## design/flow/config.mk

```make
export PLATFORM = sky130hd
export DESIGN_NAME = cordic_pipeline_rtl
export DESIGN_NICKNAME = cordic_pipeline_rtl
export VERILOG_FILES = /design/flow/design.v
export SDC_FILE = /design/flow/constraint.sdc
export NUM_CORES = 4
export LEC_CHECK = 0
export CAP_MARGIN = 20
export CORE_MARGIN = 2
export CORE_UTILIZATION = 26
export SLEW_MARGIN = 20
```

## design/flow/constraint.sdc

```tcl
create_clock -name core_clock -period 5.35 [get_ports {clock}]
set_input_delay 1.0700 -clock core_clock [delete_from_list [all_inputs] [get_ports {clock}]]
set_output_delay 1.0700 -clock core_clock [all_outputs]
set_load 0.01 [all_outputs]
```

## design/flow/design.v

```verilog
module cordic_step ( clock, ce, sin_in, cos_in, angle_in, t_angle, atan,
sin_out, cos_out, angle_out, t_angle_out );
parameter integer step = 0;  
parameter integer W = 12;  
input clock, ce;
input signed [W-1:0] sin_in, cos_in, angle_in, t_angle, atan;
output reg signed [W-1:0] sin_out, cos_out, angle_out, t_angle_out;
always @ (posedge clock)
begin
if( ce == 1'b1 )
begin
if(t_angle >= angle_in)
begin
cos_out <= cos_in - (sin_in >>> step);
sin_out <= ((cos_in >>> step) + sin_in);
angle_out <= angle_in + atan;
end
else if (t_angle < angle_in)
begin
cos_out <= cos_in + (sin_in >>> step);
sin_out <= -(cos_in >>> step) + sin_in;
angle_out <= angle_in - atan;
end
t_angle_out <= t_angle;
end  
end
endmodule
module mul_Kn(clock, ce, value_in, value_out, t_angle );
parameter integer W = 12;  
parameter FXP_SHIFT = 10;  
input clock, ce;
input signed[W-1:0] value_in, t_angle;
output reg signed[W-1:0] value_out;
reg signed [2*W-1:0] val, val_0, val_2, val_4, val_5, val_7, val_7_9_d, val_9;  
reg signed [2*W-1:0] val_0_2, val_4_5, val_7_9, val_0_2_4_5, val_0_2_4_5_7_9;  
always @ (posedge clock)
begin
if( ce == 1'b1 )
begin
val = value_in; val_0 <= val; val_2 <= val << 2; val_4 <= val << 4;
val_5 <= val << 5; val_7 <= val << 7; val_9 <= val << 9;
val_0_2 <= val_0 - val_2; val_4_5 <= val_4 - val_5; val_7_9 <= val_7 + val_9;
val_0_2_4_5 <= val_0_2 + val_4_5;
val_7_9_d <= val_7_9;  
val_0_2_4_5_7_9 = val_0_2_4_5 + val_7_9_d;
value_out <= val_0_2_4_5_7_9 >>> FXP_SHIFT;
end
end
endmodule
module cordic_pipeline_rtl( clock, reset, ce, angle_in, sin_out, cos_out, valid_out );
parameter integer W = 12;  
parameter FXP_MUL = 1024;  
parameter PIPE_LATENCY = 15;  
input clock, reset, ce;
input signed [W-1:0] angle_in;  
output signed [W-1:0] sin_out, cos_out;
output valid_out;
wire signed [11:0] atan[0:10];  
assign atan[0] = 12'sd804;
assign atan[1] = 12'sd475;
assign atan[2] = 12'sd251;
assign atan[3] = 12'sd127;
assign atan[4] = 12'sd64;
assign atan[5] = 12'sd32;
assign atan[6] = 12'sd16;
assign atan[7] = 12'sd8;
assign atan[8] = 12'sd4;
assign atan[9] = 12'sd2;
assign atan[10] = 12'sd1;
wire signed [W-1:0] sin_tab [0:11];
wire signed [W-1:0] cos_tab [0:11];
wire signed [W-1:0] t_angle_tab [0:11];  
wire signed [W-1:0] angle_tab [0:11];
reg unsigned [4:0] valid_cnt;  
always@(posedge clock)
begin
if ( reset == 1'b0 )
valid_cnt <= PIPE_LATENCY;  
else
if( ( valid_cnt != 0 ) && ( ce == 1'b1 ) )
valid_cnt <= valid_cnt - 1;  
end
assign valid_out = ( valid_cnt == 0 )? 1'b1 : 1'b0;  
assign cos_tab[0] = 1.0 * FXP_MUL;
assign sin_tab[0] = 0;
assign angle_tab[0] = 0;
assign t_angle_tab[0] = angle_in;
cordic_step #(0) cordic_step_0 ( clock, ce, sin_tab[0], cos_tab[0], angle_tab[0], t_angle_tab[0], atan[0],
sin_tab[1], cos_tab[1], angle_tab[1], t_angle_tab[1] );
cordic_step #(1) cordic_step_1 ( clock, ce, sin_tab[1], cos_tab[1], angle_tab[1], t_angle_tab[1], atan[1],
sin_tab[2], cos_tab[2], angle_tab[2], t_angle_tab[2] );
cordic_step #(2) cordic_step_2 ( clock, ce, sin_tab[2], cos_tab[2], angle_tab[2], t_angle_tab[2], atan[2],
sin_tab[3], cos_tab[3], angle_tab[3], t_angle_tab[3] );
cordic_step #(3) cordic_step_3 ( clock, ce, sin_tab[3], cos_tab[3], angle_tab[3], t_angle_tab[3], atan[3],
sin_tab[4], cos_tab[4], angle_tab[4], t_angle_tab[4] );
cordic_step #(4) cordic_step_4 ( clock, ce, sin_tab[4], cos_tab[4], angle_tab[4], t_angle_tab[4], atan[4],
sin_tab[5], cos_tab[5], angle_tab[5], t_angle_tab[5] );
cordic_step #(5) cordic_step_5 ( clock, ce, sin_tab[5], cos_tab[5], angle_tab[5], t_angle_tab[5], atan[5],
sin_tab[6], cos_tab[6], angle_tab[6], t_angle_tab[6] );
cordic_step #(6) cordic_step_6 ( clock, ce, sin_tab[6], cos_tab[6], angle_tab[6], t_angle_tab[6], atan[6],
sin_tab[7], cos_tab[7], angle_tab[7], t_angle_tab[7] );
cordic_step #(7) cordic_step_7 ( clock, ce, sin_tab[7], cos_tab[7], angle_tab[7], t_angle_tab[7], atan[7],
sin_tab[8], cos_tab[8], angle_tab[8], t_angle_tab[8] );
cordic_step #(8) cordic_step_8 ( clock, ce, sin_tab[8], cos_tab[8], angle_tab[8], t_angle_tab[8], atan[8],
sin_tab[9], cos_tab[9], angle_tab[9], t_angle_tab[9] );
cordic_step #(9) cordic_step_9 ( clock, ce, sin_tab[9], cos_tab[9], angle_tab[9], t_angle_tab[9], atan[9],
sin_tab[10], cos_tab[10], angle_tab[10], t_angle_tab[10] );
cordic_step #(10)cordic_step_10( clock, ce, sin_tab[10], cos_tab[10], angle_tab[10], t_angle_tab[10],
atan[10], sin_tab[11], cos_tab[11], angle_tab[11], t_angle_tab[11] );
mul_Kn mul_Kn_sin ( clock, ce, sin_tab[11], sin_out, t_angle_tab[11] );
mul_Kn mul_Kn_cos ( clock, ce, cos_tab[11], cos_out, t_angle_tab[11] );
endmodule
```

## design/flow/run.sh

```bash
#!/bin/bash
# the make line also repeats each setting of config.mk as NAME=value (left out here)
make -C /OpenROAD-flow-scripts/flow DESIGN_CONFIG=/design/flow/config.mk WORK_HOME=/design/flow/orfs CLKGATE_MAP_FILE= finish
```

==> impl_metrics.csv, run 1 <==
group,metric,value,unit
outcome,status,"finished clean",
final_timing,final_max_slew_viol_count,0,
final_timing,finalSetupViolations,0,
floorplan,floorplan.die.width,373,microns
final_timing,worst_slew_pin_slew,841,ps
setup_path,critical_path.slowest_cell,"sky130_fd_sc_hd__edfxtp_1",
synthesis,avg_synthesized_cell_area,11.9,sq um
synthesis,ys_top_cells_by_area,"sky130_fd_sc_hd__edfxtp_1 50%, sky130_fd_sc_hd__ha_1 16%, sky130_fd_sc_hd__xnor2_1 5.9%",
routing,drt_first_iter_violations,856,
synthesis,post_synth_mux_area_share,0.615,%
synthesis,yosysTopAreaCellShare,50.2,%
setup_path,slowest_delay,400,ps
synthesis,yosys.area_share.simple,7.26,%
min_path,worstHoldEndpoint,"mul_Kn_sin.val_0[10]",
final_timing,maximum_frequency_from_static_timing_analysis,213,MHz
synthesis,synth_top_cell_by_count,"sky130_fd_sc_hd__edfxtp_1",
floorplan,ioPinCount,40,
setup_path,endpoint_kind,"flop",
synthesis,postSynthNetCount,3474,
global_route,grtUsageMet2,15.4,%
synthesis,enable_flop_cells,591,
routing,via_count,20700,
clock_network,ctsHtreeMaxLevel,3,
synthesis,ys_ff,596,
clock_network,clk_pin_slew_worst_paths,60,ps
layout,comb_area,0.0161,sq mm
routing,routed_wire_length_per_instance,11.6,microns
synthesis,synth.yosys.chip_area,0.0354,sq mm
floorplan,die.size.y,373,microns
final_timing,worst_clock_skew,27.6,ps
setup_path,crit_type,"flop to flop",
clock_network,late_pin_clk_latency,650,ps
synthesis,synth.cells.most_frequent,"591 x sky130_fd_sc_hd__edfxtp_1, 455 x sky130_fd_sc_hd__ha_1, 347 x sky130_fd_sc_hd__inv_1",
synthesis,synthFlopType,"sky130_fd_sc_hd__edfxtp_1",
global_route,globalRoute.busiestLayer,"met2",
synthesis,synthesis.area,0.0354,sq mm
setup_path,cp-start-kind,"flop",
run,maxCapViolCount,0,
synthesis,adders_majority_by_area,17.8,%
clock_network,cts_root_buf,"sky130_fd_sc_hd__clkbuf_16",
setup_path,critical_path.reg2reg.endpoint,"cordic_step_6.cos_out[11]",
clock_network,post_cts_resized,0,
global_route,globalRoute.totalOverflow,0,
routing,detail_route.drc_violations,0,
setup_path,regToRegStartpoint,"cordic_step_5.t_angle_out[1]",
routing,n_antenna_cell,0,
floorplan,floorplan.die_area,0.139,sq mm
final_timing,rsz0062_at_grt,"no",
final_timing,relSlewSlack,43.9,%
placed_design,globalplace.congestion,0.790,
setup_path,crit_path_most_repeated_cell,"sky130_fd_sc_hd__a21o_1",
layout,nets,3559,
setup_path,worst_ep_required,5730,ps
synthesis,synth_cell_type_count,98,
routing,final_antenna_net_count,0,
setup_path,critical_path_buf_inv_count,1,
routing,route.detailed.vias_per_inst,4.23,
synthesis,async_set_or_reset_flop_fraction_in_the_synthesized_netlist,0,%
final_timing,period_minus_slack,4700,ps
global_route,grt_util_met1,9.32,%
final_timing,report.final.hold_viol_count,0,
setup_path,path_depth,19,
global_route,number_of_global_route_vias_before_repair,21300,
run,stage_log_warnings,66,
synthesis,yosys-stat-cells,2975,
floorplan,coreArea,0.135,sq mm
setup_path,worst_case_register_to_register_setup_slack,650,ps
clock_network,cts_buffers,67,
synthesis,sequential_element_share_of_the_synthesized_area,50.5,%
setup_path,critPathCapture,"cordic_step_6.cos_out[11]",
global_route,globalRouteMet3Util,1.63,%
synthesis,ys_top_logic_family,"adder cells",
layout,layout.area.seq,0.0178,sq mm
synthesis,yosys.area_share.xor_xnor,8.26,%
layout,area.growth.synth_to_final,13.4,%
setup_path,list_of_cells_traversed_by_the_critical_path,"ha_1, a21o_1, a21o_1, a21o_1, a211oi_1, o21ai_0, and2_0, buf_4, mux2i_1, ha_1, nor2b_1, o21ai_0, a21boi_0, o211ai_1, nand2_1, a211o_1, a21o_1, a21oi_1, xnor2_1",
synthesis,synthAoiAreaFrac,11.4,%
clock_network,clk_path_buf_depth,3,
routing,detailedRoute.firstPassIterationCount,4,
setup_path,path_max_fanout,19,
routing,wl,56800,microns
global_route,first_pass_grt_wire_length,97600,microns
final_timing,hold-worst-slack,411,ps
placed_design,dpl.hpwl,42300,microns
clock_network,cts_num_sinks,596,
final_timing,final.period_utilization,87.9,%
placed_design,io_buf_count,39,
floorplan,core.rowCount,135,
setup_path,cp-startpoint,"cordic_step_5.t_angle_out[1]",
clock_network,clock_tree_from_tritoncts,"done",
synthesis,post_synth_inst_count,2975,
synthesis,synth.yosys.warnings,15,
layout,fill_cells,13700,
clock_network,cts_setup_buffers,0,
setup_path,timing.critical_path.max_delay_family,"AND-OR/OR-AND gates",
final_timing,final.setup.tns,0,ps
synthesis,synth_area_leader_cell,"sky130_fd_sc_hd__edfxtp_1",
global_route,total_routing_usage_gr,8.30,%
setup_path,rr_worst_depth,19,
global_route,antenna_found_initial,0,
setup_path,arrival,5080,ps
min_path,hold_path.startpoint,"cordic_step_10.sin_out[10]",
clock_network,cts.hold.buffers_added,0,
min_path,timing.hold.worst.class,"flop to flop",
min_path,whs_path_depth,0,
floorplan,initial_core_util,26.1,%
global_route,grt_start_max_net_pins,133,
layer usage:
layer / part of all wire [%] / routed length [microns] / up-vias
li1: - / - / 10800
met1: 43 / 24700 / 9573
met2: 51 / 29000 / 180
met3: 2.9 / 1630 / 98
met4: 2.6 / 1490 / 0
met5: 0 / 0 / -
metrics by stage:
stage          cells  setup WS [ps]  util (%)  area [sq um]
3_3_place_gp    4772            697      28.1         38000
2_1_floorplan   2975           1070         -         35400
4_1_cts         4889            616      29.6         40100
3_5_place_dp    4772            658      28.1         38000
5_1_grt         4889            252      29.6         40100
6_report        4889            648      29.6         40100
layout make-up:
cell class / count / share of cell area, %
sequential: 596 / 44.5
multi-input combinational: 1990 / 40.0
tap: 1781 / 5.56
clock buffer: 85 / 4.46
inverter: 352 / 3.29
timing repair buffer: 53 / 1.34
clock inverter: 32 / 0.805
==> inputs of run 2 (changes only) <==
ABC_AREA = 1   (was unset)
CORE_UTILIZATION = 70   (was 26)
CTS_CLUSTER_SIZE = 40   (was unset)
HOLD_SLACK_MARGIN = 0.29   (was unset)
SETUP_SLACK_MARGIN = -0.19   (was unset)
clock period = 3.26 ns   (was 5.35 ns; I/O delays follow)
==> run 2 against run 1 <==
Die area down 62%. Synthesized area up 1.1%. Synthesized cell count up 13%. The flow now stops in global routing (5_1_grt).
==> impl_metrics.csv, run 2 <==
group,metric,value,unit
clock_network,cts_root_buf,"sky130_fd_sc_hd__clkbuf_16",
floorplan,ioPinCount,40,
placed_design,io_buf_count,39,
synthesis,yosys-stat-cells,3367,
floorplan,die.size.y,230,microns
synthesis,yosys.area_share.xor_xnor,8.40,%
synthesis,synthFlopType,"sky130_fd_sc_hd__edfxtp_1",
clock_network,cts_num_sinks,596,
floorplan,initial_core_util,71.2,%
synthesis,synth.yosys.chip_area,0.0358,sq mm
outcome,status,"did not finish",
placed_design,dpl.hpwl,59100,microns
placed_design,globalplace.congestion,0.918,
synthesis,yosys.area_share.simple,10.2,%
synthesis,ys_ff,596,
synthesis,enable_flop_cells,591,
floorplan,coreArea,0.0503,sq mm
synthesis,ys_top_cells_by_area,"sky130_fd_sc_hd__edfxtp_1 50%, sky130_fd_sc_hd__ha_1 16%, sky130_fd_sc_hd__xor2_1 6.5%",
synthesis,yosysTopAreaCellShare,49.6,%
floorplan,core.rowCount,82,
synthesis,synthesis.area,0.0358,sq mm
outcome,lastStage,"global routing (5_1_grt)",
floorplan,floorplan.die_area,0.0529,sq mm
floorplan,floorplan.die.width,230,microns
synthesis,synth_cell_type_count,47,
synthesis,postSynthNetCount,3866,
synthesis,synth_top_cell_by_count,"sky130_fd_sc_hd__edfxtp_1",
placed_design,dpl.cell_count,4497,
synthesis,synth.cells.most_frequent,"591 x sky130_fd_sc_hd__edfxtp_1, 507 x sky130_fd_sc_hd__nand2_1, 499 x sky130_fd_sc_hd__inv_1",
clock_network,clk_path_buf_depth,3,
synthesis,synth.yosys.warnings,15,
clock_network,ctsHtreeMaxLevel,3,
synthesis,async_set_or_reset_flop_fraction_in_the_synthesized_netlist,0,%
synthesis,adders_majority_by_area,17.5,%
synthesis,ys_top_logic_family,"adder cells",
synthesis,synthAoiAreaFrac,8.41,%
synthesis,avg_synthesized_cell_area,10.6,sq um
synthesis,synth_area_leader_cell,"sky130_fd_sc_hd__edfxtp_1",
synthesis,post_synth_mux_area_share,0,%
synthesis,post_synth_inst_count,3367,
clock_network,cts_buffers,66,
synthesis,sequential_element_share_of_the_synthesized_area,49.9,%
-- run 2: metrics by stage --
stage / worst slack [ps] / util [%] / area, sq um
after detailed placement: -680 / 80.4 / 40400
after global placement: -464 / 80.4 / 40400
after floorplan: -273 / - / 35900
after CTS: -331 / 87.5 / 44000
-- run 2: repair_timing --
item / in CTS
buffers inserted: 53
pin swaps: 77
cloned: 1
hold buffers: 0
gates resized: 262
endpoints found under the setup margin: 99
==> inputs of run 3 (changes only) <==
ABC_AREA = unset   (was 1)
CORE_ASPECT_RATIO = 0.72   (was unset)
CORE_UTILIZATION = 40   (was 70)
CTS_CLUSTER_DIAMETER = 117   (was unset)
CTS_CLUSTER_SIZE = unset   (was 40)
HOLD_SLACK_MARGIN = unset   (was 0.29)
SETUP_SLACK_MARGIN = unset   (was -0.19)
TNS_END_PERCENT = 15   (was unset)
clock period = 4.5 ns   (was 3.26 ns; I/O delays follow)
==> run 3 against run 2 <==
The run now finishes clean. Synthesized area decreased by 1.1%. Die area increased by 72%. Synthesized cell count decreased by 12%.
==> impl_metrics.csv, run 3 <==
group,metric,value,unit
synthesis,avg_synthesized_cell_area,11.9,sq um
setup_path,timing.critical_path.max_delay_family,"AND-OR/OR-AND gates",
synthesis,postSynthNetCount,3474,
routing,final_antenna_net_count,0,
synthesis,post_synth_mux_area_share,0.615,%
global_route,total_routing_usage_gr,13.4,%
routing,met3RoutedLength,1760,microns
routing,met2_wirelength,25500,microns
synthesis,synthesis.area,0.0354,sq mm
setup_path,critPathCapture,"cordic_step_8.sin_out[10]",
setup_path,critical_path.reg2reg.endpoint,"cordic_step_8.sin_out[10]",
synthesis,yosys-stat-cells,2975,
synthesis,sequential_element_share_of_the_synthesized_area,50.5,%
setup_path,critical_path.slowest_cell,"sky130_fd_sc_hd__fa_1",
routing,n_antenna_cell,0,
setup_path,worst_ep_required,4850,ps
global_route,number_of_global_route_vias_before_repair,20700,
min_path,whs_path_depth,0,
setup_path,critical_path_buf_inv_count,1,
setup_path,cp-start-kind,"flop",
routing,routed_wire_length_per_instance,13.7,microns
synthesis,ys_top_logic_family,"adder cells",
run,stage_log_warnings,65,
final_timing,finalSetupViolations,0,
final_timing,worst_clock_skew,15.5,ps
floorplan,floorplan.die.width,354,microns
floorplan,die.size.y,256,microns
setup_path,arrival,4580,ps
setup_path,rr_worst_depth,19,
setup_path,slowest_delay,460,ps
final_timing,final.setup.tns,0,ps
placed_design,globalplace.congestion,0.810,
synthesis,ys_top_cells_by_area,"sky130_fd_sc_hd__edfxtp_1 50%, sky130_fd_sc_hd__ha_1 16%, sky130_fd_sc_hd__xnor2_1 5.9%",
routing,detail_route.drc_violations,0,
floorplan,coreArea,0.0876,sq mm
setup_path,path_depth,19,
clock_network,cts_root_buf,"sky130_fd_sc_hd__clkbuf_16",
floorplan,ioPinCount,40,
routing,met1Wirelength,30700,microns
final_timing,final_max_slew_viol_count,0,
global_route,first_pass_grt_wire_length,102000,microns
run,maxCapViolCount,0,
setup_path,path_max_fanout,7,
global_route,grt_start_max_net_pins,109,
synthesis,yosys.area_share.xor_xnor,8.26,%
clock_network,clk_pin_slew_worst_paths,60,ps
clock_network,clk_path_buf_depth,3,
synthesis,yosysTopAreaCellShare,50.2,%
routing,via_count,20700,
setup_path,crit_type,"flop to flop",
min_path,worstHoldEndpoint,"mul_Kn_cos.val_7_9_d[19]",
clock_network,clock_tree_from_tritoncts,"done",
final_timing,rsz0062_at_grt,"yes",
min_path,hold_path.startpoint,"mul_Kn_cos.val_7_9[19]",
synthesis,synth.yosys.chip_area,0.0354,sq mm
setup_path,endpoint_kind,"flop",
layout,nets,3587,
final_timing,maximum_frequency_from_static_timing_analysis,237,MHz
setup_path,regToRegStartpoint,"cordic_step_7.angle_out[1]",
clock_network,cts_num_sinks,596,
routing,wl,59200,microns
clock_network,ctsHtreeMaxLevel,3,
synthesis,post_synth_inst_count,2975,
synthesis,synth.yosys.warnings,15,
min_path,timing.hold.worst.class,"flop to flop",
synthesis,synth_area_leader_cell,"sky130_fd_sc_hd__edfxtp_1",
routing,route.detailed.vias_per_inst,4.80,
routing,drt_first_iter_violations,1078,
final_timing,worst_slew_pin_slew,761,ps
synthesis,synthAoiAreaFrac,11.4,%
synthesis,yosys.area_share.simple,7.26,%
setup_path,worst_case_register_to_register_setup_slack,270,ps
final_timing,report.final.hold_viol_count,0,
floorplan,initial_core_util,40.4,%
floorplan,floorplan.die_area,0.0909,sq mm
final_timing,period_minus_slack,4230,ps
synthesis,synth_top_cell_by_count,"sky130_fd_sc_hd__edfxtp_1",
layout,area.growth.synth_to_final,12.2,%
synthesis,synth.cells.most_frequent,"591 x sky130_fd_sc_hd__edfxtp_1, 455 x sky130_fd_sc_hd__ha_1, 347 x sky130_fd_sc_hd__inv_1",
final_timing,relSlewSlack,49.3,%
clock_network,late_pin_clk_latency,600,ps
setup_path,list_of_cells_traversed_by_the_critical_path,"inv_1, ha_1, a21o_1, a21o_1, a2111oi_1, nor4b_1, o21ai_1, a31o_4, o21ai_0, fa_1, a21o_1, a21oi_1, o21bai_1, a21oi_2, o21bai_1, a21oi_1, o21bai_1, a21oi_1, xnor2_1",
routing,detailedRoute.firstPassIterationCount,5,
global_route,globalRoute.totalOverflow,0,
floorplan,core.rowCount,92,
layout,final_core_utilization,45.3,%
routing,dr.max_layer_used,"met4",
synthesis,synth_cell_type_count,98,
final_timing,hold-worst-slack,412,ps
outcome,status,"finished clean",
clock_network,cts_buffers,67,
synthesis,ys_ff,596,
synthesis,adders_majority_by_area,17.8,%
setup_path,cp-startpoint,"cordic_step_7.angle_out[1]",
synthesis,enable_flop_cells,591,
synthesis,synthFlopType,"sky130_fd_sc_hd__edfxtp_1",
synthesis,async_set_or_reset_flop_fraction_in_the_synthesized_netlist,0,%
placed_design,io_buf_count,39,
global_route,antenna_found_initial,0,
placed_design,dpl.hpwl,44100,microns
final_timing,final.period_utilization,93.9,%
==> run 3: per-layer routing <==
layer	GRT usage, %	vias to the layer above
li1	-	10900
met4	3.45	0
met5	0	-
met3	2.30	79
met1	19.3	9497
met2	21.0	198
==> run 3: cell type report <==
class                   count  area (sq um)
clock buffers              76          1730
clock inverters            43           387
fillers                  7959         47900
inverters                 352          1320
multi-input cells        1990         16200
flip-flops and latches    596         17800
well taps                1175          1470
repair buffers             81           764
==> run 3: repair_timing <==
item / CTS / global route
hold endpoints to repair: 0 / 0
pin swaps: 0 / 9
setup buffers: 0 / 2
hold buffers: 0 / 0
setup endpoints to repair: 3 / 36
gates resized: 2 / 49
==> run 3: per-stage QoR <==
stage                     cell area [sq um]  std cells  worst slack, ps
after CTS                             39600       4311             11.0
after global routing                  39700       4313            -68.8
after floorplan                       35400       2975              222
after detailed placement              37400       4192            -34.7
after global placement                37400       4192             40.1
final                                 39700       4313              273
==> inputs of run 4 (changes only) <==
ABC_AREA = 1   (was unset)
CORE_ASPECT_RATIO = unset   (was 0.72)
CORE_UTILIZATION = 72   (was 40)
CTS_CLUSTER_DIAMETER = 365   (was 117)
CTS_CLUSTER_SIZE = 97   (was unset)
PLACE_DENSITY = 0.36   (was unset)
TNS_END_PERCENT = 10   (was 15)
clock period = 2.48 ns   (was 4.5 ns; I/O delays follow)
==> run 4 against run 3 <==
The run now fails in global routing (5_1_grt). Synthesized area is 1.1% higher. Die area is 43% lower. Synthesized cell count is 13% higher.
==> impl_metrics.csv, run 4 <==
group,metric,value,unit
synthesis,synth.cells.most_frequent,"591 x sky130_fd_sc_hd__edfxtp_1, 507 x sky130_fd_sc_hd__nand2_1, 499 x sky130_fd_sc_hd__inv_1",
placed_design,dpl.hpwl,66600,microns
synthesis,adders_majority_by_area,17.5,%
synthesis,sequential_element_share_of_the_synthesized_area,49.9,%
floorplan,die.size.y,227,microns
global_route,globalRoute.totalOverflow,6657,
synthesis,post_synth_mux_area_share,0,%
synthesis,enable_flop_cells,591,
placed_design,pre_cts_slack,-1370,ps
synthesis,ys_ff,596,
synthesis,ys_top_logic_family,"adder cells",
synthesis,synth.yosys.chip_area,0.0358,sq mm
outcome,run.stop_error,"[ERROR GRT-0232] Routing congestion too high. Check the congestion heatmap in the GUI.",
synthesis,yosys-stat-cells,3367,
clock_network,cts_buffers,10,
placed_design,io_buf_count,39,
placed_design,detailed_place.area,0.0431,sq mm
synthesis,yosys.area_share.xor_xnor,8.40,%
synthesis,synthFlopType,"sky130_fd_sc_hd__edfxtp_1",
outcome,lastStage,"global routing (5_1_grt)",
synthesis,synth_area_leader_cell,"sky130_fd_sc_hd__edfxtp_1",
floorplan,core.rowCount,81,
floorplan,initial_core_util,73.1,%
synthesis,synth.yosys.warnings,15,
synthesis,ys_top_cells_by_area,"sky130_fd_sc_hd__edfxtp_1 50%, sky130_fd_sc_hd__ha_1 16%, sky130_fd_sc_hd__xor2_1 6.5%",
placed_design,globalplace.congestion,0.901,
synthesis,avg_synthesized_cell_area,10.6,sq um
floorplan,coreArea,0.0490,sq mm
synthesis,synth_cell_type_count,47,
clock_network,ctsHtreeMaxLevel,1,
global_route,total_routing_usage_gr,106,%
synthesis,synthesis.area,0.0358,sq mm
floorplan,ioPinCount,40,
clock_network,cts_num_sinks,596,
synthesis,synth_top_cell_by_count,"sky130_fd_sc_hd__edfxtp_1",
floorplan,floorplan.die.width,227,microns
clock_network,clk_path_buf_depth,3,
synthesis,synthAoiAreaFrac,8.41,%
outcome,status,"did not finish",
synthesis,post_synth_inst_count,3367,
synthesis,yosys.area_share.simple,10.2,%
floorplan,floorplan.die_area,0.0515,sq mm
synthesis,postSynthNetCount,3866,
synthesis,async_set_or_reset_flop_fraction_in_the_synthesized_netlist,0,%
synthesis,yosysTopAreaCellShare,49.6,%
clock_network,cts_root_buf,"sky130_fd_sc_hd__clkbuf_16",
run 4: what timing repair did:
| item | in CTS |
|---|---|
| hold buffers | 0 |
| pin swaps | 164 |
| gates cloned | 1 |
| setup buffers | 78 |
| endpoints found under the setup margin | 250 |
| resized | 445 |
run 4: metrics by stage:
| step | setup TNS [ps] | instances |
|---|---|---|
| floorplan | -71230 | 3367 |
| global placement | -129140 | 4804 |
| detailed placement | -172570 | 4804 |
| CTS | -138180 | 4894 |
run 4: layer usage:
layer	GRT overflow	global-route usage, %
met5	7	38.4
met4	1165	121
met3	47	72.1
met2	5399	152
met1	39	89.2
==> inputs of run 5 (changes only) <==
CAP_MARGIN = 0   (was 20)
CORE_UTILIZATION = 70   (was 72)
CTS_CLUSTER_DIAMETER = unset   (was 365)
CTS_CLUSTER_SIZE = 40   (was 97)
HOLD_SLACK_MARGIN = 0.29   (was unset)
PLACE_DENSITY = unset   (was 0.36)
SETUP_SLACK_MARGIN = -0.19   (was unset)
TNS_END_PERCENT = unset   (was 10)
clock period = 3.25 ns   (was 2.48 ns; I/O delays follow)
==> run 5 against run 4 <==
Synthesized cell count is the same. Synthesized area unchanged. Die area rose by 2.8%. The flow again stops in global routing (5_1_grt).
==> impl_metrics.csv, run 5 <==
group,metric,value,unit
outcome,status,"did not finish",
outcome,lastStage,"global routing (5_1_grt)",
synthesis,synth.cells.most_frequent,"591 x sky130_fd_sc_hd__edfxtp_1, 507 x sky130_fd_sc_hd__nand2_1, 499 x sky130_fd_sc_hd__inv_1",
synthesis,post_synth_inst_count,3367,
synthesis,sequential_element_share_of_the_synthesized_area,49.9,%
synthesis,async_set_or_reset_flop_fraction_in_the_synthesized_netlist,0,%
synthesis,synth.yosys.warnings,15,
floorplan,die.size.y,230,microns
synthesis,ys_ff,596,
synthesis,synthesis.area,0.0358,sq mm
synthesis,synth_top_cell_by_count,"sky130_fd_sc_hd__edfxtp_1",
synthesis,yosys.area_share.simple,10.2,%
clock_network,cts_num_sinks,596,
synthesis,yosysTopAreaCellShare,49.6,%
clock_network,clk_path_buf_depth,3,
floorplan,ioPinCount,40,
clock_network,cts_root_buf,"sky130_fd_sc_hd__clkbuf_16",
synthesis,synthFlopType,"sky130_fd_sc_hd__edfxtp_1",
synthesis,synth.yosys.chip_area,0.0358,sq mm
placed_design,dpl.cell_count,4496,
placed_design,dpl.hpwl,57300,microns
synthesis,ys_top_cells_by_area,"sky130_fd_sc_hd__edfxtp_1 50%, sky130_fd_sc_hd__ha_1 16%, sky130_fd_sc_hd__xor2_1 6.5%",
synthesis,post_synth_mux_area_share,0,%
synthesis,adders_majority_by_area,17.5,%
clock_network,cts.hold.buffers_added,0,
synthesis,avg_synthesized_cell_area,10.6,sq um
clock_network,ctsHtreeMaxLevel,2,
synthesis,yosys-stat-cells,3367,
floorplan,core.rowCount,82,
synthesis,synth_cell_type_count,47,
floorplan,floorplan.die.width,230,microns
floorplan,initial_core_util,71.2,%
synthesis,yosys.area_share.xor_xnor,8.40,%
placed_design,globalplace.congestion,0.953,
synthesis,enable_flop_cells,591,
synthesis,ys_top_logic_family,"adder cells",
placed_design,io_buf_count,39,
clock_network,cts_buffers,61,
floorplan,coreArea,0.0503,sq mm
synthesis,postSynthNetCount,3866,
synthesis,synthAoiAreaFrac,8.41,%
floorplan,floorplan.die_area,0.0529,sq mm
synthesis,synth_area_leader_cell,"sky130_fd_sc_hd__edfxtp_1",
placed_design,pre_cts_slack,-728,ps
[run 5: what timing repair did]
item | in CTS
endpoints found under the hold margin | 0
setup buffers | 49
pin swaps | 103
endpoints found under the setup margin | 100
gates resized | 280
[run 5: per-stage QoR]
step	cell area, sq um
after floorplan	35900
after global placement	40400
after detailed placement	40400
after CTS	43800
==> inputs of run 6 (changes only) <==
CAP_MARGIN = 20   (was 0)
CORE_UTILIZATION = 72   (was 70)
CTS_CLUSTER_DIAMETER = 392   (was unset)
CTS_CLUSTER_SIZE = 100   (was 40)
HOLD_SLACK_MARGIN = unset   (was 0.29)
SETUP_SLACK_MARGIN = -0.31   (was -0.19)
clock period = 3.14 ns   (was 3.25 ns; I/O delays follow)
==> run 6 against run 5 <==
The run again fails in global routing (5_1_grt). Die area decreased by 2.7%. Synthesized area unchanged. Synthesized cell count unchanged.
==> impl_metrics.csv, run 6 <==
group,metric,value,unit
outcome,status,"did not finish",
outcome,lastStage,"global routing (5_1_grt)",
synthesis,yosys.area_share.simple,10.2,%
synthesis,post_synth_inst_count,3367,
synthesis,enable_flop_cells,591,
synthesis,synth.cells.most_frequent,"591 x sky130_fd_sc_hd__edfxtp_1, 507 x sky130_fd_sc_hd__nand2_1, 499 x sky130_fd_sc_hd__inv_1",
placed_design,io_buf_count,39,
clock_network,clk_path_buf_depth,3,
synthesis,ys_top_cells_by_area,"sky130_fd_sc_hd__edfxtp_1 50%, sky130_fd_sc_hd__ha_1 16%, sky130_fd_sc_hd__xor2_1 6.5%",
synthesis,synthesis.area,0.0358,sq mm
placed_design,detailed_place.area,0.0412,sq mm
floorplan,coreArea,0.0490,sq mm
synthesis,avg_synthesized_cell_area,10.6,sq um
placed_design,globalplace.congestion,0.953,
floorplan,die.size.y,227,microns
synthesis,synth.yosys.warnings,15,
synthesis,yosysTopAreaCellShare,49.6,%
synthesis,yosys.area_share.xor_xnor,8.40,%
clock_network,ctsHtreeMaxLevel,1,
clock_network,cts_buffers,9,
floorplan,floorplan.die_area,0.0515,sq mm
synthesis,synthFlopType,"sky130_fd_sc_hd__edfxtp_1",
synthesis,synth_top_cell_by_count,"sky130_fd_sc_hd__edfxtp_1",
synthesis,sequential_element_share_of_the_synthesized_area,49.9,%
clock_network,cts_num_sinks,596,
synthesis,adders_majority_by_area,17.5,%
floorplan,floorplan.die.width,227,microns
floorplan,ioPinCount,40,
floorplan,core.rowCount,81,
synthesis,post_synth_mux_area_share,0,%
synthesis,synthAoiAreaFrac,8.41,%
synthesis,synth.yosys.chip_area,0.0358,sq mm
synthesis,ys_ff,596,
floorplan,initial_core_util,73.1,%
synthesis,yosys-stat-cells,3367,
synthesis,synth_cell_type_count,47,
placed_design,pre_cts_slack,-834,ps
synthesis,postSynthNetCount,3866,
clock_network,cts_root_buf,"sky130_fd_sc_hd__clkbuf_16",
placed_design,dpl.cell_count,4593,
placed_design,dpl.hpwl,60500,microns
synthesis,synth_area_leader_cell,"sky130_fd_sc_hd__edfxtp_1",
synthesis,async_set_or_reset_flop_fraction_in_the_synthesized_netlist,0,%
synthesis,ys_top_logic_family,"adder cells",
-- run 6: stage by stage --
step,TNS [ps],hold slack [ps]
global placement,-24330,403
CTS,-22280,411
detailed placement,-48830,405
floorplan,-6630,400
-- run 6: repair_timing --
| item | in CTS |
|---|---|
| endpoints found under the setup margin | 83 |
| gates cloned | 1 |
| buffers inserted | 56 |
| hold buffers | 0 |
| pin swaps | 86 |
| resized | 193 |
==> inputs of run 7 (changes only) <==
SETUP_SLACK_MARGIN = unset   (was -0.31)
clock period = 2.37 ns   (was 3.14 ns; I/O delays follow)
==> run 7 against run 6 <==
The run fails in clock tree synthesis (4_1_cts). Die area unchanged. Synthesized area unchanged. Synthesized cell count unchanged.
==> impl_metrics.csv, run 7 <==
group,metric,value,unit
synthesis,synth_area_leader_cell,"sky130_fd_sc_hd__edfxtp_1",
placed_design,dpl.hpwl,75200,microns
synthesis,synth.yosys.warnings,15,
synthesis,post_synth_inst_count,3367,
synthesis,yosys.area_share.simple,10.2,%
outcome,run.stop_error,"[ERROR DPL-0038] Utilization greater than 100%, impossible to legalize",
outcome,lastStage,"clock tree synthesis (4_1_cts)",
floorplan,initial_core_util,73.1,%
floorplan,floorplan.die_area,0.0515,sq mm
synthesis,synthFlopType,"sky130_fd_sc_hd__edfxtp_1",
synthesis,postSynthNetCount,3866,
synthesis,yosys.area_share.xor_xnor,8.40,%
synthesis,post_synth_mux_area_share,0,%
synthesis,synth.cells.most_frequent,"591 x sky130_fd_sc_hd__edfxtp_1, 507 x sky130_fd_sc_hd__nand2_1, 499 x sky130_fd_sc_hd__inv_1",
synthesis,avg_synthesized_cell_area,10.6,sq um
floorplan,core.rowCount,81,
floorplan,ioPinCount,40,
synthesis,synthAoiAreaFrac,8.41,%
placed_design,io_buf_count,39,
placed_design,dpl.cell_count,4833,
synthesis,synthesis.area,0.0358,sq mm
synthesis,ys_top_cells_by_area,"sky130_fd_sc_hd__edfxtp_1 50%, sky130_fd_sc_hd__ha_1 16%, sky130_fd_sc_hd__xor2_1 6.5%",
synthesis,async_set_or_reset_flop_fraction_in_the_synthesized_netlist,0,%
synthesis,ys_ff,596,
synthesis,synth_top_cell_by_count,"sky130_fd_sc_hd__edfxtp_1",
synthesis,yosysTopAreaCellShare,49.6,%
floorplan,coreArea,0.0490,sq mm
synthesis,sequential_element_share_of_the_synthesized_area,49.9,%
synthesis,adders_majority_by_area,17.5,%
synthesis,enable_flop_cells,591,
floorplan,die.size.y,227,microns
synthesis,yosys-stat-cells,3367,
floorplan,floorplan.die.width,227,microns
synthesis,synth_cell_type_count,47,
placed_design,pre_cts_slack,-1560,ps
synthesis,synth.yosys.chip_area,0.0358,sq mm
placed_design,globalplace.congestion,0.930,
synthesis,ys_top_logic_family,"adder cells",
outcome,status,"did not finish",
placed_design,detailed_place.area,0.0445,sq mm
## run 7: metrics by stage
step	setup TNS, ps	util [%]
after floorplan	-81240	-
after global placement	-140920	91.0
after detailed placement	-201040	91.0
==> inputs of run 8 (changes only) <==
CAP_MARGIN = 30   (was 20)
CELL_PAD_IN_SITES_DETAIL_PLACEMENT = 2   (was unset)
CELL_PAD_IN_SITES_GLOBAL_PLACEMENT = 0   (was unset)
CORE_ASPECT_RATIO = 0.72   (was unset)
CORE_MARGIN = 6   (was 2)
CORE_UTILIZATION = 40   (was 72)
CTS_CLUSTER_DIAMETER = 304   (was 392)
CTS_CLUSTER_SIZE = unset   (was 100)
GPL_TIMING_DRIVEN = 1   (was unset)
PLACE_DENSITY_LB_ADDON = 0.1   (was unset)
TNS_END_PERCENT = 15   (was unset)
clock period = 4.5 ns   (was 2.37 ns; I/O delays follow)
==> run 8 against run 7 <==
The run now finishes clean. Die area up 88%. Synthesized cell count stayed put. Synthesized area unchanged.
==> impl_metrics.csv, run 8 <==
group,metric,value,unit
synthesis,synth_area_leader_cell,"sky130_fd_sc_hd__edfxtp_1",
run,stage_log_warnings,61,
floorplan,die.size.y,266,microns
setup_path,worst_ep_required,4870,ps
min_path,worstHoldEndpoint,"mul_Kn_cos.val_7[18]",
setup_path,list_of_cells_traversed_by_the_critical_path,"inv_1, ha_1, a21oi_1, o21ai_0, nand3_1, o2111ai_1, or2_2, nand2_1, buf_4, ha_1, a21oi_1, o21ai_0, nand2_1, nand2_1, a21oi_1, nor2_1, nor2_1, o21bai_1, nand2_1, nand2_1, a21oi_1, xnor2_1",
clock_network,clk_path_buf_depth,3,
final_timing,hold-worst-slack,417,ps
clock_network,clk_pin_slew_worst_paths,60,ps
setup_path,path_depth,22,
layout,area.growth.synth_to_final,11.8,%
setup_path,critical_path_buf_inv_count,2,
min_path,timing.hold.worst.class,"flop to flop",
setup_path,critical_path.reg2reg.endpoint,"cordic_step_2.angle_out[10]",
placed_design,pre_cts_slack,-37.3,ps
synthesis,yosys.area_share.simple,10.2,%
setup_path,crit_path_most_repeated_cell,"sky130_fd_sc_hd__nand2_1",
floorplan,floorplan.die_area,0.0969,sq mm
global_route,antenna_found_initial,0,
synthesis,ys_top_cells_by_area,"sky130_fd_sc_hd__edfxtp_1 50%, sky130_fd_sc_hd__ha_1 16%, sky130_fd_sc_hd__xor2_1 6.5%",
final_timing,period_minus_slack,4310,ps
global_route,grt_start_max_net_pins,95,
layout,fill_cells,9076,
routing,via_count,24300,
setup_path,critical_path.slowest_cell,"sky130_fd_sc_hd__edfxtp_1",
floorplan,ioPinCount,40,
synthesis,post_synth_inst_count,3367,
synthesis,adders_majority_by_area,17.5,%
clock_network,ctsHtreeMaxLevel,3,
routing,detail_route.drc_violations,0,
synthesis,synth.yosys.chip_area,0.0358,sq mm
final_timing,rsz0062_at_grt,"yes",
routing,routed_wire_length_per_instance,19.8,microns
placed_design,globalplace.congestion,0.829,
setup_path,cp-start-kind,"flop",
routing,route.detailed.vias_per_inst,5.16,
final_timing,finalSetupViolations,0,
clock_network,cts_buffers,67,
global_route,globalRoute.totalOverflow,0,
min_path,hold_path.startpoint,"cordic_step_10.cos_out[11]",
final_timing,final.period_utilization,95.8,%
clock_network,cts_num_sinks,596,
setup_path,rr_worst_depth,22,
floorplan,coreArea,0.0881,sq mm
synthesis,enable_flop_cells,591,
synthesis,yosysTopAreaCellShare,49.6,%
layout,nets,3979,
final_timing,final_max_slew_viol_count,0,
synthesis,sequential_element_share_of_the_synthesized_area,49.9,%
synthesis,synth.cells.most_frequent,"591 x sky130_fd_sc_hd__edfxtp_1, 507 x sky130_fd_sc_hd__nand2_1, 499 x sky130_fd_sc_hd__inv_1",
routing,detailedRoute.firstPassIterationCount,4,
floorplan,core.rowCount,92,
global_route,total_routing_usage_gr,19.1,%
setup_path,endpoint_kind,"flop",
synthesis,synthAoiAreaFrac,8.41,%
synthesis,yosys.area_share.xor_xnor,8.40,%
synthesis,synth_cell_type_count,47,
setup_path,arrival,4680,ps
final_timing,maximum_frequency_from_static_timing_analysis,232,MHz
placed_design,io_buf_count,39,
setup_path,critPathCapture,"cordic_step_2.angle_out[10]",
final_timing,worst_slew_pin_slew,865,ps
setup_path,timing.critical_path.max_delay_family,"AND-OR/OR-AND gates",
routing,wl,93100,microns
outcome,status,"finished clean",
synthesis,avg_synthesized_cell_area,10.6,sq um
synthesis,postSynthNetCount,3866,
final_timing,report.final.hold_viol_count,0,
setup_path,worst_case_register_to_register_setup_slack,190,ps
final_timing,worst_clock_skew,27.5,ps
setup_path,crit_type,"flop to flop",
synthesis,synthFlopType,"sky130_fd_sc_hd__edfxtp_1",
routing,n_antenna_cell,0,
floorplan,floorplan.die.width,364,microns
synthesis,synthesis.area,0.0358,sq mm
setup_path,regToRegStartpoint,"cordic_step_1.angle_out[3]",
clock_network,cts_root_buf,"sky130_fd_sc_hd__clkbuf_16",
final_timing,timing.final.ws_setup,190,ps
synthesis,yosys-stat-cells,3367,
final_timing,relSlewSlack,42.3,%
floorplan,initial_core_util,40.6,%
routing,final_antenna_net_count,0,
synthesis,synth_top_cell_by_count,"sky130_fd_sc_hd__edfxtp_1",
synthesis,post_synth_mux_area_share,0,%
synthesis,async_set_or_reset_flop_fraction_in_the_synthesized_netlist,0,%
setup_path,slowest_delay,380,ps
global_route,first_pass_grt_wire_length,151000,microns
placed_design,dpl.hpwl,70800,microns
global_route,number_of_global_route_vias_before_repair,28300,
final_timing,final.setup.tns,0,ps
clock_network,clock_tree_from_tritoncts,"done",
synthesis,ys_top_logic_family,"adder cells",
min_path,whs_path_depth,0,
clock_network,late_pin_clk_latency,620,ps
clock_network,cts.hold.buffers_added,0,
run,maxCapViolCount,0,
synthesis,synth.yosys.warnings,15,
routing,drt_first_iter_violations,910,
synthesis,ys_ff,596,
layout,final_core_utilization,45.4,%
setup_path,path_max_fanout,12,
setup_path,cp-startpoint,"cordic_step_1.angle_out[3]",
-- run 8: per-stage QoR --
step,std cells,area (sq um)
finish,4703,40000
global route,4703,40000
CTS,4700,39900
detailed placement,4580,37800
global placement,4580,37800
floorplan,3367,35800
-- run 8: per-layer routing --
metal / vias to the layer above / global-route usage [%] / part of all wire (%)
met5: - / 0 / 0
met4: 0 / 3.70 / 1.8
met3: 126 / 2.65 / 1.9
met2: 183 / 37.1 / 54
met1: 12200 / 22.5 / 43
li1: 11800 / - / -
-- run 8: what timing repair did --
item                                    CTS  global route
resized                                   7            26
endpoints found under the setup margin    4            18
buffers inserted                          3             3
gates cloned                              0             0
-- run 8: area by class of cell --
cell class / instances / area, sq um / area share, %
sequential: 596 / 17800 / 44.6
multi-input combinational: 2245 / 16000 / 40.1
inverter: 500 / 1890 / 4.72
clock buffer: 84 / 1770 / 4.43
tap: 1175 / 1470 / 3.68
timing repair buffer: 70 / 691 / 1.73
clock inverter: 33 / 304 / 0.760
==> inputs of run 9 (changes only) <==
ABC_AREA = 0   (was 1)
CAP_MARGIN = 20   (was 30)
CELL_PAD_IN_SITES_DETAIL_PLACEMENT = unset   (was 2)
CORE_ASPECT_RATIO = unset   (was 0.72)
CORE_MARGIN = 5   (was 6)
CORE_UTILIZATION = 34   (was 40)
CTS_CLUSTER_DIAMETER = unset   (was 304)
MAX_ROUTING_LAYER = met4   (was unset)
PLACE_DENSITY_LB_ADDON = 0.22   (was 0.1)
TNS_END_PERCENT = unset   (was 15)
clock period = 4.83 ns   (was 4.5 ns; I/O delays follow)
==> run 9 against run 8 <==
Still clean. First-iteration DRC count fell by 25%. Critical path depth fell by 2. Design area about the same. Critical path type unchanged.
==> impl_metrics.csv, run 9 <==
group,metric,value,unit
synthesis,synthesis.area,0.0354,sq mm
clock_network,ctsHtreeMaxLevel,3,
synthesis,synth.yosys.chip_area,0.0354,sq mm
clock_network,cts.hold.buffers_added,0,
global_route,first_pass_grt_wire_length,101000,microns
setup_path,cp-start-kind,"flop",
routing,route.detailed.vias_per_inst,4.58,
setup_path,list_of_cells_traversed_by_the_critical_path,"ha_1, a21o_1, a21o_1, a21o_1, a211oi_2, o21ai_1, and2_0, buf_4, nor2_1, xnor2_1, ha_1, a21o_1, a21oi_1, o21ai_0, a21oi_1, o21bai_1, a21oi_1, o21bai_1, a21oi_1, xnor2_1",
min_path,timing.hold.worst.class,"flop to flop",
global_route,antenna_found_initial,0,
final_timing,report.final.hold_viol_count,0,
floorplan,die.size.y,333,microns
synthesis,synthFlopType,"sky130_fd_sc_hd__edfxtp_1",
synthesis,adders_majority_by_area,17.8,%
layout,nets,3575,
routing,routed_wire_length_per_instance,13.2,microns
global_route,grt_start_max_net_pins,127,
floorplan,initial_core_util,34.2,%
synthesis,postSynthNetCount,3474,
routing,drt_first_iter_violations,679,
min_path,worstHoldEndpoint,"mul_Kn_cos.val_7_9_d[12]",
setup_path,regToRegStartpoint,"cordic_step_5.t_angle_out[1]",
final_timing,worst_clock_skew,24.1,ps
routing,final_antenna_net_count,0,
placed_design,dpl.hpwl,44300,microns
clock_network,late_pin_clk_latency,620,ps
placed_design,io_buf_count,39,
synthesis,synth.yosys.warnings,15,
synthesis,yosys.area_share.xor_xnor,8.26,%
setup_path,timing.critical_path.max_delay_family,"AND-OR/OR-AND gates",
run,maxCapViolCount,0,
floorplan,coreArea,0.103,sq mm
global_route,total_routing_usage_gr,11.2,%
final_timing,relSlewSlack,49.0,%
min_path,hold_path.startpoint,"mul_Kn_cos.val_7_9[12]",
clock_network,clock_tree_from_tritoncts,"done",
final_timing,final.period_utilization,92.3,%
routing,n_antenna_cell,0,
routing,via_count,20700,
final_timing,finalSetupViolations,0,
final_timing,final_max_slew_viol_count,0,
synthesis,synth.cells.most_frequent,"591 x sky130_fd_sc_hd__edfxtp_1, 455 x sky130_fd_sc_hd__ha_1, 347 x sky130_fd_sc_hd__inv_1",
floorplan,floorplan.die_area,0.111,sq mm
setup_path,crit_type,"flop to flop",
setup_path,arrival,4820,ps
setup_path,critical_path.slowest_cell,"sky130_fd_sc_hd__edfxtp_1",
setup_path,worst_ep_required,5200,ps
synthesis,yosys-stat-cells,2975,
setup_path,cp-startpoint,"cordic_step_5.t_angle_out[1]",
final_timing,period_minus_slack,4460,ps
synthesis,post_synth_mux_area_share,0.615,%
final_timing,maximum_frequency_from_static_timing_analysis,224,MHz
final_timing,hold-worst-slack,402,ps
setup_path,worst_case_register_to_register_setup_slack,370,ps
synthesis,yosys.area_share.simple,7.26,%
synthesis,avg_synthesized_cell_area,11.9,sq um
placed_design,globalplace.congestion,0.769,
synthesis,sequential_element_share_of_the_synthesized_area,50.5,%
final_timing,worst_slew_pin_slew,765,ps
synthesis,synth_area_leader_cell,"sky130_fd_sc_hd__edfxtp_1",
final_timing,final.setup.tns,0,ps
synthesis,synth_top_cell_by_count,"sky130_fd_sc_hd__edfxtp_1",
layout,stdcell_area,0.0400,sq mm
run,stage_log_warnings,64,
setup_path,critical_path.reg2reg.endpoint,"cordic_step_6.cos_out[10]",
synthesis,ys_ff,596,
layout,stdcell_count,4513,
routing,wl,59400,microns
synthesis,async_set_or_reset_flop_fraction_in_the_synthesized_netlist,0,%
floorplan,core.rowCount,118,
layout,area.growth.synth_to_final,13.0,%
setup_path,rr_worst_depth,20,
routing,detail_route.drc_violations,0,
synthesis,enable_flop_cells,591,
synthesis,ys_top_logic_family,"adder cells",
final_timing,rsz0062_at_grt,"no",
outcome,status,"finished clean",
placed_design,dpl.cell_count,4379,
synthesis,post_synth_inst_count,2975,
clock_network,cts_num_sinks,596,
layout,fill_cells,9921,
clock_network,cts_buffers,73,
routing,detailedRoute.firstPassIterationCount,5,
setup_path,path_max_fanout,18,
synthesis,ys_top_cells_by_area,"sky130_fd_sc_hd__edfxtp_1 50%, sky130_fd_sc_hd__ha_1 16%, sky130_fd_sc_hd__xnor2_1 5.9%",
global_route,number_of_global_route_vias_before_repair,21300,
setup_path,endpoint_kind,"flop",
placed_design,detailed_place.area,0.0376,sq mm
clock_network,cts_root_buf,"sky130_fd_sc_hd__clkbuf_16",
floorplan,ioPinCount,40,
synthesis,yosysTopAreaCellShare,50.2,%
synthesis,synthAoiAreaFrac,11.4,%
synthesis,synth_cell_type_count,98,
global_route,globalRoute.totalOverflow,0,
clock_network,clk_pin_slew_worst_paths,60,ps
floorplan,floorplan.die.width,333,microns
clock_network,clk_path_buf_depth,3,
setup_path,slowest_delay,410,ps
setup_path,path_depth,20,
setup_path,critPathCapture,"cordic_step_6.cos_out[10]",
min_path,whs_path_depth,0,
setup_path,critical_path_buf_inv_count,1,
-- run 9: per-stage QoR --
step / util [%] / setup slack, ps
after floorplan: - / 552
after global placement: 36.3 / 174
after detailed placement: 36.3 / 82.1
after CTS: 38.6 / 59.8
after global routing: 38.6 / 24.8
final: 38.6 / 373
-- run 9: timing repair --
| action | in CTS | in global routing |
|---|---|---|
| setup buffers | 0 | 1 |
| endpoints found under the hold margin | 0 | 0 |
| setup endpoints to repair | 0 | 17 |
| resized | 0 | 10 |
-- run 9: layout make-up --
cell class / instances / area [sq um] / area share (%)
flip-flops and latches: 596 / 17800 / 44.6
multi-input cells: 1991 / 16100 / 40.2
clock buffers: 94 / 1960 / 4.90
well taps: 1380 / 1730 / 4.32
inverters: 352 / 1320 / 3.31
repair buffers: 62 / 622 / 1.56
clock inverters: 38 / 415 / 1.04
-- run 9: layer usage --
layer	vias up	GRT usage, %	part of all wire [%]
li1	10900	-	-
met1	9462	12.2	42
met2	203	20.4	52
met3	114	2.18	3.4
met4	0	3.88	3.2
met5	-	-	0
==> inputs of run 10 (changes only) <==
ABC_AREA = 1   (was 0)
CELL_PAD_IN_SITES_GLOBAL_PLACEMENT = unset   (was 0)
CORE_MARGIN = 2   (was 5)
CORE_UTILIZATION = 72   (was 34)
CTS_CLUSTER_DIAMETER = 392   (was unset)
CTS_CLUSTER_SIZE = 100   (was unset)
GPL_TIMING_DRIVEN = unset   (was 1)
MAX_ROUTING_LAYER = unset   (was met4)
PLACE_DENSITY = 0.78   (was unset)
PLACE_DENSITY_LB_ADDON = unset   (was 0.22)
clock period = 3.25 ns   (was 4.83 ns; I/O delays follow)
==> run 10 against run 9 <==
The run now fails in global routing (5_1_grt). Synthesized cell count grew 13%. Die area fell by 53%. Synthesized area grew 1.1%.
==> impl_metrics.csv, run 10 <==
group,metric,value,unit
floorplan,initial_core_util,73.1,%
synthesis,synthFlopType,"sky130_fd_sc_hd__edfxtp_1",
synthesis,synth_area_leader_cell,"sky130_fd_sc_hd__edfxtp_1",
floorplan,core.rowCount,81,
placed_design,io_buf_count,39,
floorplan,floorplan.die.width,227,microns
synthesis,sequential_element_share_of_the_synthesized_area,49.9,%
synthesis,ys_top_cells_by_area,"sky130_fd_sc_hd__edfxtp_1 50%, sky130_fd_sc_hd__ha_1 16%, sky130_fd_sc_hd__xor2_1 6.5%",
placed_design,globalplace.congestion,0.937,
global_route,total_routing_usage_gr,103,%
synthesis,ys_ff,596,
clock_network,cts_buffers,9,
synthesis,yosys.area_share.simple,10.2,%
outcome,lastStage,"global routing (5_1_grt)",
global_route,globalRoute.totalOverflow,5289,
synthesis,synth.yosys.chip_area,0.0358,sq mm
synthesis,synth.cells.most_frequent,"591 x sky130_fd_sc_hd__edfxtp_1, 507 x sky130_fd_sc_hd__nand2_1, 499 x sky130_fd_sc_hd__inv_1",
synthesis,synth_top_cell_by_count,"sky130_fd_sc_hd__edfxtp_1",
placed_design,dpl.hpwl,58600,microns
clock_network,clk_path_buf_depth,3,
synthesis,enable_flop_cells,591,
synthesis,synth_cell_type_count,47,
clock_network,ctsHtreeMaxLevel,1,
synthesis,ys_top_logic_family,"adder cells",
synthesis,post_synth_inst_count,3367,
floorplan,floorplan.die_area,0.0515,sq mm
outcome,run.stop_error,"[ERROR GRT-0232] Routing congestion too high. Check the congestion heatmap in the GUI.",
synthesis,adders_majority_by_area,17.5,%
clock_network,cts_num_sinks,596,
synthesis,synth.yosys.warnings,15,
synthesis,postSynthNetCount,3866,
synthesis,synthAoiAreaFrac,8.41,%
clock_network,cts_root_buf,"sky130_fd_sc_hd__clkbuf_16",
synthesis,avg_synthesized_cell_area,10.6,sq um
synthesis,yosys-stat-cells,3367,
synthesis,yosys.area_share.xor_xnor,8.40,%
floorplan,ioPinCount,40,
floorplan,coreArea,0.0490,sq mm
floorplan,die.size.y,227,microns
synthesis,yosysTopAreaCellShare,49.6,%
synthesis,synthesis.area,0.0358,sq mm
clock_network,cts.hold.buffers_added,0,
synthesis,post_synth_mux_area_share,0,%
outcome,status,"did not finish",
synthesis,async_set_or_reset_flop_fraction_in_the_synthesized_netlist,0,%
run 10: metrics by stage:
step	worst slack (ps)	instance area, sq um	cells	hold WS [ps]
detailed placement	-635	40700	4492	405
global placement	-392	40700	4492	401
floorplan	-160	36100	3367	400
CTS	-370	43800	4612	446
run 10: routing by layer:
metal | global-route usage (%) | GRT overflow
met1 | 88.5 | 52
met4 | 118 | 1055
met3 | 76.5 | 54
met5 | 44.6 | 4
met2 | 139 | 4124
run 10: timing repair:
item	4_1_cts
resized	452
cloned	2
endpoints found under the setup margin	117
pin swaps	217
setup buffers	118
==> inputs of run 11 (changes only) <==
ABC_AREA = unset   (was 1)
CAP_MARGIN = 40   (was 20)
CELL_PAD_IN_SITES_GLOBAL_PLACEMENT = 0   (was unset)
CORE_MARGIN = 6   (was 2)
CORE_UTILIZATION = 19   (was 72)
CTS_CLUSTER_DIAMETER = 378   (was 392)
CTS_CLUSTER_SIZE = unset   (was 100)
GPL_TIMING_DRIVEN = 0   (was unset)
HOLD_SLACK_MARGIN = 0.23   (was unset)
PLACE_DENSITY = unset   (was 0.78)
PLACE_DENSITY_LB_ADDON = 0.12   (was unset)
SLEW_MARGIN = 40   (was 20)
clock period = 2.46 ns   (was 3.25 ns; I/O delays follow)
==> run 11 against run 10 <==
Synthesized cell count shrank 12%. The layout now fails its checks (negative setup slack). Die area grew to 3.8 times the previous value. Synthesized area shrank 1.1%.
==> impl_metrics.csv, run 11 <==
group,metric,value,unit
run,stage_log_warnings,63,
placed_design,detailed_place.area,0.0403,sq mm
synthesis,synthFlopType,"sky130_fd_sc_hd__edfxtp_1",
routing,via_count,22400,
final_timing,timing.final.ws_setup,-1620,ps
synthesis,adders_majority_by_area,17.8,%
final_timing,final.period_utilization,166,%
setup_path,regToRegStartpoint,"cordic_step_5.angle_out[1]",
global_route,grt_start_max_net_pins,62,
synthesis,enable_flop_cells,591,
final_timing,maximum_frequency_from_static_timing_analysis,245,MHz
floorplan,coreArea,0.184,sq mm
final_timing,finalSetupViolations,272,
routing,drt_first_iter_violations,545,
synthesis,synthAoiAreaFrac,11.4,%
min_path,hold_path.startpoint,"angle_in[4]",
layout,nets,3948,
layout,stdcell_area,0.0486,sq mm
floorplan,core.rowCount,157,
routing,final_antenna_net_count,0,
clock_network,ctsHtreeMaxLevel,3,
min_path,whs_path_depth,1,
synthesis,synthesis.area,0.0354,sq mm
synthesis,synth.yosys.chip_area,0.0354,sq mm
layout,fill_cells,19200,
synthesis,synth.yosys.warnings,15,
floorplan,floorplan.die.width,443,microns
synthesis,synth_cell_type_count,98,
global_route,globalRoute.totalOverflow,0,
global_route,total_routing_usage_gr,7.83,%
synthesis,yosysTopAreaCellShare,50.2,%
clock_network,cts_root_buf,"sky130_fd_sc_hd__clkbuf_16",
final_timing,period_minus_slack,4080,ps
clock_network,clk_pin_slew_worst_paths,50,ps
outcome,so_faults,"negative setup slack",
synthesis,synth.cells.most_frequent,"591 x sky130_fd_sc_hd__edfxtp_1, 455 x sky130_fd_sc_hd__ha_1, 347 x sky130_fd_sc_hd__inv_1",
clock_network,late_pin_clk_latency,660,ps
setup_path,path_depth,20,
routing,detail_route.drc_violations,0,
setup_path,cp-startpoint,"cordic_step_5.angle_out[1]",
synthesis,yosys.area_share.xor_xnor,8.26,%
synthesis,post_synth_mux_area_share,0.615,%
setup_path,path_max_fanout,5,
layout,area.growth.synth_to_final,37.3,%
setup_path,timing.critical_path.max_delay_family,"AND-OR/OR-AND gates",
outcome,status,"finished with violations",
synthesis,postSynthNetCount,3474,
layout,stdcell_count,5980,
routing,wl,78300,microns
synthesis,sequential_element_share_of_the_synthesized_area,50.5,%
clock_network,clk_path_buf_depth,3,
layout,comb_area,0.0194,sq mm
final_timing,final.setup.tns,-206880,ps
routing,detailedRoute.firstPassIterationCount,5,
setup_path,list_of_cells_traversed_by_the_critical_path,"inv_1, ha_1, a21o_1, a21o_1, a21o_1, a211oi_2, o21ai_4, and2_4, clkbuf_16, mux2i_4, ha_1, nor2b_4, o21ai_2, a21boi_2, o211ai_1, nand2_2, a211o_1, a21o_1, a21oi_2, xnor2_1",
synthesis,synth_top_cell_by_count,"sky130_fd_sc_hd__edfxtp_1",
setup_path,critical_path.slowest_cell,"sky130_fd_sc_hd__edfxtp_1",
synthesis,yosys-stat-cells,2975,
routing,route.detailed.vias_per_inst,3.74,
final_timing,final_max_slew_viol_count,0,
setup_path,critical_path.reg2reg.endpoint,"cordic_step_6.cos_out[11]",
placed_design,io_buf_count,39,
placed_design,dpl.hpwl,56900,microns
synthesis,ys_top_logic_family,"adder cells",
global_route,number_of_global_route_vias_before_repair,23300,
floorplan,ioPinCount,40,
synthesis,ys_top_cells_by_area,"sky130_fd_sc_hd__edfxtp_1 50%, sky130_fd_sc_hd__ha_1 16%, sky130_fd_sc_hd__xnor2_1 5.9%",
routing,routed_wire_length_per_instance,13.1,microns
setup_path,crit_type,"flop to flop",
setup_path,critPathCapture,"cordic_step_6.cos_out[11]",
clock_network,cts.hold.buffers_added,0,
setup_path,rr_worst_depth,20,
global_route,antenna_found_initial,1,
synthesis,ys_ff,596,
final_timing,relSlewSlack,51.8,%
setup_path,critical_path_buf_inv_count,2,
setup_path,worst_ep_required,2870,ps
min_path,worstHoldEndpoint,"cordic_step_0.t_angle_out[4]",
clock_network,cts_num_sinks,596,
clock_network,cts_buffers,82,
placed_design,dpl.cell_count,5486,
placed_design,globalplace.congestion,0.729,
final_timing,rsz0062_at_grt,"yes",
layout,layout.area.seq,0.0178,sq mm
synthesis,synth_area_leader_cell,"sky130_fd_sc_hd__edfxtp_1",
final_timing,report.final.hold_viol_count,0,
run,maxCapViolCount,0,
synthesis,async_set_or_reset_flop_fraction_in_the_synthesized_netlist,0,%
floorplan,initial_core_util,19.2,%
synthesis,yosys.area_share.simple,7.26,%
floorplan,floorplan.die_area,0.197,sq mm
setup_path,endpoint_kind,"flop",
synthesis,post_synth_inst_count,2975,
setup_path,cp-start-kind,"flop",
setup_path,worst_case_register_to_register_setup_slack,-1620,ps
setup_path,crit_path_most_repeated_cell,"sky130_fd_sc_hd__a21o_1",
setup_path,slowest_delay,380,ps
setup_path,arrival,4490,ps
synthesis,avg_synthesized_cell_area,11.9,sq um
final_timing,worst_slew_pin_slew,716,ps
min_path,timing.hold.worst.class,"input port to flop",
final_timing,worst_clock_skew,30.0,ps
floorplan,die.size.y,443,microns
clock_network,clock_tree_from_tritoncts,"done",
global_route,first_pass_grt_wire_length,125000,microns
-- run 11: timing repair --
action                                  CTS  global route
cloned                                    1             1
pin swaps                               190           332
gates resized                           184           427
endpoints found under the setup margin  292           303
buffers inserted                        191           199
-- run 11: metal layers --
layer,routed length (microns),global-route usage (%),part of all wire (%),vias up
met1,31400,8.44,40,10400
met4,2620,3.12,3.3,0
met5,0,0,0,-
met2,41800,14.9,53,179
li1,-,-,-,11700
met3,2460,1.58,3.1,119
-- run 11: per-stage QoR --
| step | hold slack (ps) | utilization (%) | worst slack, ps |
|---|---|---|---|
| finish | 381 | 26.4 | -1620 |
| CTS | 291 | 24.7 | -1680 |
| global route | 325 | 26.4 | -1830 |
| floorplan | 400 | - | -1320 |
| detailed placement | 405 | 21.9 | -2260 |
| global placement | 400 | 21.8 | -13120 |
-- run 11: layout make-up --
| class | count | area share [%] |
|---|---|---|
| clock inverter | 51 | 1.20 |
| buffer | 35 | 0.737 |
| timing repair inverter | 1 | 0.0103 |
| inverter | 352 | 2.88 |
| antenna | 1 | 0.00515 |
| clock buffer | 99 | 4.49 |
| sequential | 596 | 36.8 |
| multi-input combinational | 1990 | 40.0 |
| timing repair buffer | 391 | 7.53 |
| tap | 2464 | 6.35 |
